==> flow/design.v (excerpt) <==
module DotProduct(  
  input         clock,  
  input  [7:0]  io_a_0,
  input  [7:0]  io_a_1,
  input  [7:0]  io_a_2,
  input  [7:0]  io_a_3,
  input  [7:0]  io_a_4,
  input  [7:0]  io_a_5,
  input  [7:0]  io_a_6,
  input  [7:0]  io_a_7,
  input  [7:0]  io_a_8,
  input  [7:0]  io_a_9,
  input  [7:0]  io_a_10,
  input  [7:0]  io_a_11,
  input  [7:0]  io_a_12,
  input  [7:0]  io_a_13,
  input  [7:0]  io_a_14,
  input  [7:0]  io_a_15,
  input  [7:0]  io_b_0,  
  input  [7:0]  io_b_1,  
  input  [7:0]  io_b_2,  
  input  [7:0]  io_b_3,  
  input  [7:0]  io_b_4,  
  input  [7:0]  io_b_5,  
  input  [7:0]  io_b_6,  
  input  [7:0]  io_b_7,  
  input  [7:0]  io_b_8,  
  input  [7:0]  io_b_9,  
  input  [7:0]  io_b_10,  
  input  [7:0]  io_b_11,  
  input  [7:0]  io_b_12,  
  input  [7:0]  io_b_13,  
  input  [7:0]  io_b_14,  
  input  [7:0]  io_b_15,  
  output [20:0] io_y  
);
==> flow/config.mk <==
export PLATFORM = sky130hd
export DESIGN_NAME = DotProduct
export DESIGN_NICKNAME = DotProduct
export VERILOG_FILES = /design/flow/design.v
export SDC_FILE = /design/flow/constraint.sdc
export NUM_CORES = 4
export LEC_CHECK = 0
export CAP_MARGIN = 30
export CORE_MARGIN = 2
export CORE_UTILIZATION = 72
export CTS_CLUSTER_DIAMETER = 101
export GPL_TIMING_DRIVEN = 1
export MAX_ROUTING_LAYER = met4
export PLACE_DENSITY = 0.4
export SLEW_MARGIN = 40
==> flow/constraint.sdc <==
create_clock -name core_clock -period 3.77 [get_ports {clock}]
set_input_delay 0.7540 -clock core_clock [delete_from_list [all_inputs] [get_ports {clock}]]
set_output_delay 0.7540 -clock core_clock [all_outputs]
set_load 0.01 [all_outputs]
run.sh (not shown) runs the stock make flow with config.mk's settings and CLKGATE_MAP_FILE=.
The starting point ran to the end with violations: negative setup slack.
Next try:
Settings changed: CTS_CLUSTER_DIAMETER 101 to unset, MAX_ROUTING_LAYER met4 to unset, PLACE_DENSITY 0.4 to unset.
Clock period 3.77 ns to 4.12 ns, I/O delays scaled along.
Outcome:
- The new run completed and failed the layout checks on negative setup slack
- sequential cell count does not change
- non-clock buffer count went down by 80
- wire length went down by about 11%
- worst hold slack is worse by 12 ps
- synthesized area is unchanged
- global-route usage went down by 4.2 points
- total power went down by about 15%
- cell area went down by 2.3%
Next try:
Settings changed: CAP_MARGIN 30 to 20, CORE_UTILIZATION 72 to 40, GPL_TIMING_DRIVEN 1 to unset, MIN_ROUTING_LAYER set to met2.
Clock period 4.12 ns to 5.0 ns, I/O delays scaled along.
With this change the flow completed without violations.
Sequential share of layout area climbs by 1.2 points.
Worst setup slack improves by 400 ps.
Sequential power went down by about a fifth.
Final area goes down by a little under a tenth.
Routed wire length decreases by about a fifth.
Via count came out higher by about a fifth.
Area after synthesis is unchanged.
Utilization drops by 44 points.
Power fell by a quarter to a third.
Synthesized cell count does not change.
Clock power goes down by about a fifth.
Next try:
Settings changed: ABC_AREA set to 1, CAP_MARGIN 20 to 30, CORE_ASPECT_RATIO set to 1.05, CORE_MARGIN 2 to 7, CORE_UTILIZATION 40 to 46, CTS_CLUSTER_SIZE set to 16, GPL_TIMING_DRIVEN set to 0, MAX_ROUTING_LAYER set to met4, MIN_ROUTING_LAYER met2 to met1, TNS_END_PERCENT set to 95.
Global-route usage is lower by 6.0 points; worst setup slack gains 390 ps; routed wire length came out higher by 12%.
Next try:
Settings changed: ABC_AREA 1 to unset, CORE_ASPECT_RATIO 1.05 to unset, CORE_MARGIN 7 to 2, CORE_UTILIZATION 46 to 72, CTS_CLUSTER_SIZE 16 to unset, GPL_TIMING_DRIVEN 0 to unset, MIN_ROUTING_LAYER met1 to unset, SLEW_MARGIN 40 to 20, TNS_END_PERCENT 95 to unset.
Clock period 5.0 ns to 3.79 ns, I/O delays scaled along.
Result:
- Now the flow reached the layout checks and failed them: negative setup slack
- critical path depth drops by 3
- setup slack loses 1100 ps
- utilization goes up by 40 points
- power goes up by 56%
- first-iteration DRC count increases by 65%
Next try:
Settings changed: CAP_MARGIN 30 to 15, MAX_ROUTING_LAYER met4 to unset.
Clock period 3.79 ns to 2.75 ns, I/O delays scaled along.
Effect: With this change the flow failed in global routing (5_1_grt). Synthesized area does not change. Die area is unchanged. Synthesized cell count is unchanged.

========
DotProduct again, from the RTL that the note above started with.
Settings: LEC_CHECK=0, ABC_AREA=1, CAP_MARGIN=5, CORE_MARGIN=5, CORE_UTILIZATION=15, CTS_CLUSTER_SIZE=70, GPL_TIMING_DRIVEN=1, HOLD_SLACK_MARGIN=0.08, MIN_ROUTING_LAYER=met1, PLACE_DENSITY=0.58, SETUP_SLACK_MARGIN=0.05, SLEW_MARGIN=40, TNS_END_PERCENT=20; clock period 8.51 ns.
The first run produced a clean layout.
Rerun with:
Settings changed: CORE_MARGIN 5 to 2, CORE_UTILIZATION 15 to 72, CTS_CLUSTER_DIAMETER from default to 253, CTS_CLUSTER_SIZE 70 to default, HOLD_SLACK_MARGIN 0.08 to 0.29, MAX_ROUTING_LAYER from default to met4, MIN_ROUTING_LAYER met1 to default, PLACE_DENSITY 0.58 to 0.65, SETUP_SLACK_MARGIN 0.05 to default, TNS_END_PERCENT 20 to default.
Clock period 8.51 ns to 3.77 ns, I/O delays scaled along.
Effect: The new run died in 5_1_grt. Synthesized area does not change. Die area fell by well over a third. Synthesized cell count is unchanged.

========
P:
DotProduct again, from the RTL that the note above started with.
export LEC_CHECK = 0
export CAP_MARGIN = 30
export CORE_ASPECT_RATIO = 1.05
export CORE_MARGIN = 7
export CORE_UTILIZATION = 51
export CTS_CLUSTER_SIZE = 16
export GPL_TIMING_DRIVEN = 0
export MIN_ROUTING_LAYER = met1
export SLEW_MARGIN = 40
export TNS_END_PERCENT = 95
create_clock -name core_clock -period 5.0 [get_ports {clock}]
P: full flow OK, the timing, DRC and antenna checks passed
--- input diff P..Q ---
- swapping 40 for 20 in SLEW_MARGIN
- swapping 7 for 2 in CORE_MARGIN
- clearing MIN_ROUTING_LAYER, which used to be met1
- clearing TNS_END_PERCENT, which used to be 95
- clearing CORE_ASPECT_RATIO, which used to be 1.05
- clearing CTS_CLUSTER_SIZE, which used to be 16
- swapping 30 for 20 in CAP_MARGIN
- clearing GPL_TIMING_DRIVEN, which used to be 0
- swapping 51 for 62 in CORE_UTILIZATION
- swapping 5.0 for 5.22 in the clock period (ns, I/O delays scaled along)
Results
Between Q and P, the worst hold slack across all endpoints does not differ in any meaningful way.
P → Q: total power shrank by 4.2%; number of gates resized after CTS shrank by 1; register fraction of the total cell area grew by 0.16 points.
What R does differently from Q at the input level:
- a change of CORE_UTILIZATION from 62 to 21
- a change of the clock period (ns, I/O delays scaled along) from 5.22 to 4.77
--- outcome ---
Sort Q and R by total number of vias, ascending, and R comes first.
Worst ir drop on vdd: R < Q
Combinational cell fraction of total power (higher): Q
Taking Q as the reference, in R final worst-path cycle share moved up, met2 usage in global routing moved down, switching power share of the total flat.
Run comparison: R highest routing layer actually used met5; Q highest routing layer actually used met4
Going from Q to R, the fill cell instance count of the final layout was found to have gone up by 25400.
Power: R vs Q up 13%
Cells: R has more instances than Q

========
== v50 ==
DotProduct again, from the RTL that the note above started with.
Settings: LEC_CHECK=0, ABC_AREA=1, CAP_MARGIN=15, CORE_MARGIN=2, CORE_UTILIZATION=72, CTS_CLUSTER_SIZE=100, SLEW_MARGIN=20; clock period 2.47 ns.
v50 never completed; the flow aborted with a tool error in global routing.
Input changes introduced in v49 (baseline for comparison: v50):
diff --git a/flow/config.mk b/flow/config.mk
--- a/flow/config.mk
+++ b/flow/config.mk
@@ -8,2 +8 @@
-export ABC_AREA = 1
-export CAP_MARGIN = 15
+export CAP_MARGIN = 20
@@ -11,2 +10 @@
-export CORE_UTILIZATION = 72
-export CTS_CLUSTER_SIZE = 100
+export CORE_UTILIZATION = 8
==> flow/constraint.sdc <==
create_clock -name core_clock -period 5.84 [get_ports {clock}]
set_input_delay 1.1680 -clock core_clock [delete_from_list [all_inputs] [get_ports {clock}]]
set_output_delay 1.1680 -clock core_clock [all_outputs]
set_load 0.01 [all_outputs]
Findings:
Among v50 and v49, a clean, completed layout was produced by v49 alone. [compare] base=v50 new=v49: simple logic cell fraction of the synthesized area went down by 4.9 points; post-DP HPWL moved up; register area share after synthesis saw an increase; area share of fa/ha/maj cells after synthesis rose 3.7 points. Fraction of registers with async set or reset after synthesis came out exactly the same in v50 and v49. Comparing v50 and v49, number of cell instances after yosys synthesis is lower on v49. Number of distinct library cells after synthesis was higher in v49 than in v50. Of the two candidates, v50 has the worse post-synthesis instance area and v49 the better one. The run showing the greater instance tally after logic synthesis is v50.
For v42, these inputs were changed with respect to v49:
diff --git a/flow/config.mk b/flow/config.mk
--- a/flow/config.mk
+++ b/flow/config.mk
@@ -10 +10,2 @@
-export CORE_UTILIZATION = 8
+export CORE_UTILIZATION = 71
+export SETUP_SLACK_MARGIN = -0.26
==> flow/constraint.sdc <==
create_clock -name core_clock -period 3.21 [get_ports {clock}]
set_input_delay 0.6420 -clock core_clock [delete_from_list [all_inputs] [get_ports {clock}]]
set_output_delay 0.6420 -clock core_clock [all_outputs]
set_load 0.01 [all_outputs]
Notes after the runs:
- From the logs: v42 reached the end of the flow and failed the layout checks with setup timing.
- v49 | status: complete | timing, DRC, antenna: pass
- [compare] base=v49 new=v42: critical path depth rose 8; total clock buffers created by CTS fell 21; via count rose 28%; fraction of power spent switching nets fell 1.3 points; proportion of cell area occupied by multi-input gates rose 6.0 points.
- The run showing the greater worst-path maximum fanout is v42.
- Compared with v49, v42 shows a lower clock skew.
- The met1 layer usage reported by global route in v42 was higher than what v49 gave.
- Summary of the comparison: setup violation total in the final timing report is higher in v42, relative to v49.
- Against v49, v42 reports a clock-buffer cell count that is lower.
- Compared with v49, v42 shows a lower smallest setup slack after layout.
--- input diff v42..v44 ---
diff --git a/flow/config.mk b/flow/config.mk
--- a/flow/config.mk
+++ b/flow/config.mk
@@ -10,2 +10,2 @@
-export CORE_UTILIZATION = 71
-export SETUP_SLACK_MARGIN = -0.26
+export CORE_UTILIZATION = 72
+export CTS_CLUSTER_DIAMETER = 400
==> flow/constraint.sdc <==
create_clock -name core_clock -period 3.86 [get_ports {clock}]
set_input_delay 0.7720 -clock core_clock [delete_from_list [all_inputs] [get_ports {clock}]]
set_output_delay 0.7720 -clock core_clock [all_outputs]
set_load 0.01 [all_outputs]
Notes after the runs:
- The flow completed for v44, but it is not clean: the layout still shows setup timing.
- v44 vs v42, number of gates on the worst path with buffers counted went up by 3.
- Of v44 and v42, it is v44 that has the higher sequential share of layout area.
- Relative to v42, final cell count without fillers has decreased by about 1.2% in v44.
- Comparing v42 against v44, there is no change at all in post-synthesis instance area.
- Re maximum number of buffers from clock root to sink: no difference whatsoever between v42 and v44.
- Arrival time of the worst setup path delta for v44 relative to v42: 0.45 ns lower
- Flip-flop and latch power, v44 vs v42: down by more than 10%
- Clock edge transition at the registers on the reported setup and hold paths across v44 and v42: no real change.
- Changes observed in v44 relative to v42: worst endpoint required time rose by 0.69 ns; instance area after placement down about 2%.

========
DotProduct again, from the RTL that the note above started with.
==> flow/design.v (excerpt) <==
module DotProduct(  
  input         clock,  
  input  [7:0]  io_a_0,
  input  [7:0]  io_a_1,
  input  [7:0]  io_a_2,
  input  [7:0]  io_a_3,
  input  [7:0]  io_a_4,
  input  [7:0]  io_a_5,
  input  [7:0]  io_a_6,
  input  [7:0]  io_a_7,
  input  [7:0]  io_a_8,
  input  [7:0]  io_a_9,
  input  [7:0]  io_a_10,
  input  [7:0]  io_a_11,
  input  [7:0]  io_a_12,
  input  [7:0]  io_a_13,
  input  [7:0]  io_a_14,
  input  [7:0]  io_a_15,
  input  [7:0]  io_b_0,  
  input  [7:0]  io_b_1,  
  input  [7:0]  io_b_2,  
  input  [7:0]  io_b_3,  
  input  [7:0]  io_b_4,  
  input  [7:0]  io_b_5,  
  input  [7:0]  io_b_6,  
  input  [7:0]  io_b_7,  
  input  [7:0]  io_b_8,  
  input  [7:0]  io_b_9,  
  input  [7:0]  io_b_10,  
  input  [7:0]  io_b_11,  
  input  [7:0]  io_b_12,  
  input  [7:0]  io_b_13,  
  input  [7:0]  io_b_14,  
  input  [7:0]  io_b_15,  
  output [20:0] io_y  
);
  wire  m_0_clock;  
  wire [7:0] m_0_io_a;  
  wire [7:0] m_0_io_b;  
  wire [15:0] m_0_io_c;  
  wire [16:0] m_0_io_y;  
  wire  m_1_clock;  
  wire [7:0] m_1_io_a;  
  wire [7:0] m_1_io_b;  
  wire [15:0] m_1_io_c;  
  wire [16:0] m_1_io_y;  
  wire  m_2_clock;  
  wire [7:0] m_2_io_a;  
  wire [7:0] m_2_io_b;  
  wire [15:0] m_2_io_c;  
  wire [16:0] m_2_io_y;  
  wire  m_3_clock;  
  wire [7:0] m_3_io_a;  
  wire [7:0] m_3_io_b;  
  wire [15:0] m_3_io_c;  
  wire [16:0] m_3_io_y;  
  wire  m_4_clock;  
  ...
clock: 6.59 ns
lec_check: 0
abc_area: 1
cap_margin: 5
core_margin: 5
core_utilization: 15
gpl_timing_driven: 1
place_density: 0.53
slew_margin: 40
tns_end_percent: 20
The starting point went through all stages and came out clean.
Then changed:
--- a/flow/config.mk
+++ b/flow/config.mk
@@ -7,9 +7,8 @@
 export LEC_CHECK = 0
-export ABC_AREA = 1
 export CAP_MARGIN = 5
-export CORE_MARGIN = 5
-export CORE_UTILIZATION = 15
+export CORE_MARGIN = 2
+export CORE_UTILIZATION = 72
 export GPL_TIMING_DRIVEN = 1
-export PLACE_DENSITY = 0.53
+export MAX_ROUTING_LAYER = met4
+export PLACE_DENSITY = 0.65
 export SLEW_MARGIN = 40
-export TNS_END_PERCENT = 20
==> flow/constraint.sdc (replaced) <==
create_clock -name core_clock -period 3.77 [get_ports {clock}]
set_input_delay 0.7540 -clock core_clock [delete_from_list [all_inputs] [get_ports {clock}]]
set_output_delay 0.7540 -clock core_clock [all_outputs]
set_load 0.01 [all_outputs]
=> This time the run completed, yet does not pass: negative setup slack; final area shrinks by 3.3%; routed wire length grows by 7.0%; worst setup slack is worse by 2500 ps; total power grows by 100%; first-iteration DRC count grows by 73%.
Then changed:
--- a/flow/config.mk
+++ b/flow/config.mk
@@ -7,8 +7,7 @@
 export LEC_CHECK = 0
-export CAP_MARGIN = 5
+export CAP_MARGIN = 30
 export CORE_MARGIN = 2
 export CORE_UTILIZATION = 72
-export GPL_TIMING_DRIVEN = 1
+export CTS_CLUSTER_DIAMETER = 381
 export MAX_ROUTING_LAYER = met4
-export PLACE_DENSITY = 0.65
-export SLEW_MARGIN = 40
+export SLEW_MARGIN = 20
==> flow/constraint.sdc (replaced) <==
create_clock -name core_clock -period 3.79 [get_ports {clock}]
set_input_delay 0.7580 -clock core_clock [delete_from_list [all_inputs] [get_ports {clock}]]
set_output_delay 0.7580 -clock core_clock [all_outputs]
set_load 0.01 [all_outputs]
What happened:
- The changed run produced a layout that fails on negative setup slack
- clock power is about the same
- core utilization came out lower by 0.15 points
- design area is about the same
- non-clock buffer count goes down by 8
- synthesized area is unchanged
- critical path depth decreases by 3
Then changed:
--- a/flow/config.mk
+++ b/flow/config.mk
@@ -7,6 +7,6 @@
 export LEC_CHECK = 0
-export CAP_MARGIN = 30
+export CAP_MARGIN = 20
 export CORE_MARGIN = 2
 export CORE_UTILIZATION = 72
-export CTS_CLUSTER_DIAMETER = 381
+export HOLD_SLACK_MARGIN = -0.09
 export MAX_ROUTING_LAYER = met4
==> flow/constraint.sdc (replaced) <==
create_clock -name core_clock -period 4.08 [get_ports {clock}]
set_input_delay 0.8160 -clock core_clock [delete_from_list [all_inputs] [get_ports {clock}]]
set_output_delay 0.8160 -clock core_clock [all_outputs]
set_load 0.01 [all_outputs]
After rerunning: The changed run completed and failed the layout checks on negative setup slack. Design area fell by 1.7%. Setup slack improves by 160 ps. Final cell count is lower by about 0.8%. Clock-buffer cell count went up by 2. Critical path depth goes up by 3.
Then changed:
--- a/flow/config.mk
+++ b/flow/config.mk
@@ -7,6 +7,6 @@
 export LEC_CHECK = 0
-export CAP_MARGIN = 20
+export CAP_MARGIN = 30
 export CORE_MARGIN = 2
 export CORE_UTILIZATION = 72
-export HOLD_SLACK_MARGIN = -0.09
+export CTS_CLUSTER_DIAMETER = 379
 export MAX_ROUTING_LAYER = met4
==> flow/constraint.sdc (replaced) <==
create_clock -name core_clock -period 3.79 [get_ports {clock}]
set_input_delay 0.7580 -clock core_clock [delete_from_list [all_inputs] [get_ports {clock}]]
set_output_delay 0.7580 -clock core_clock [all_outputs]
set_load 0.01 [all_outputs]
=>
- The new run ran to the end with violations: negative setup slack
- total power grows by 12%
- setup slack degrades by 160 ps
- sequential share of layout area shrinks by 0.13 points
- cell area grows by about 1.7%
- wire length grows by about 6%
- register-to-register slack degrades by 160 ps
- synthesized cell count stays the same
- final cell count grows by 0.83%
- non-clock buffer count grows by 78
- critical path depth shrinks by 3
- clock-buffer cell count shrinks by 2
Power and IR drop assume default switching activity.
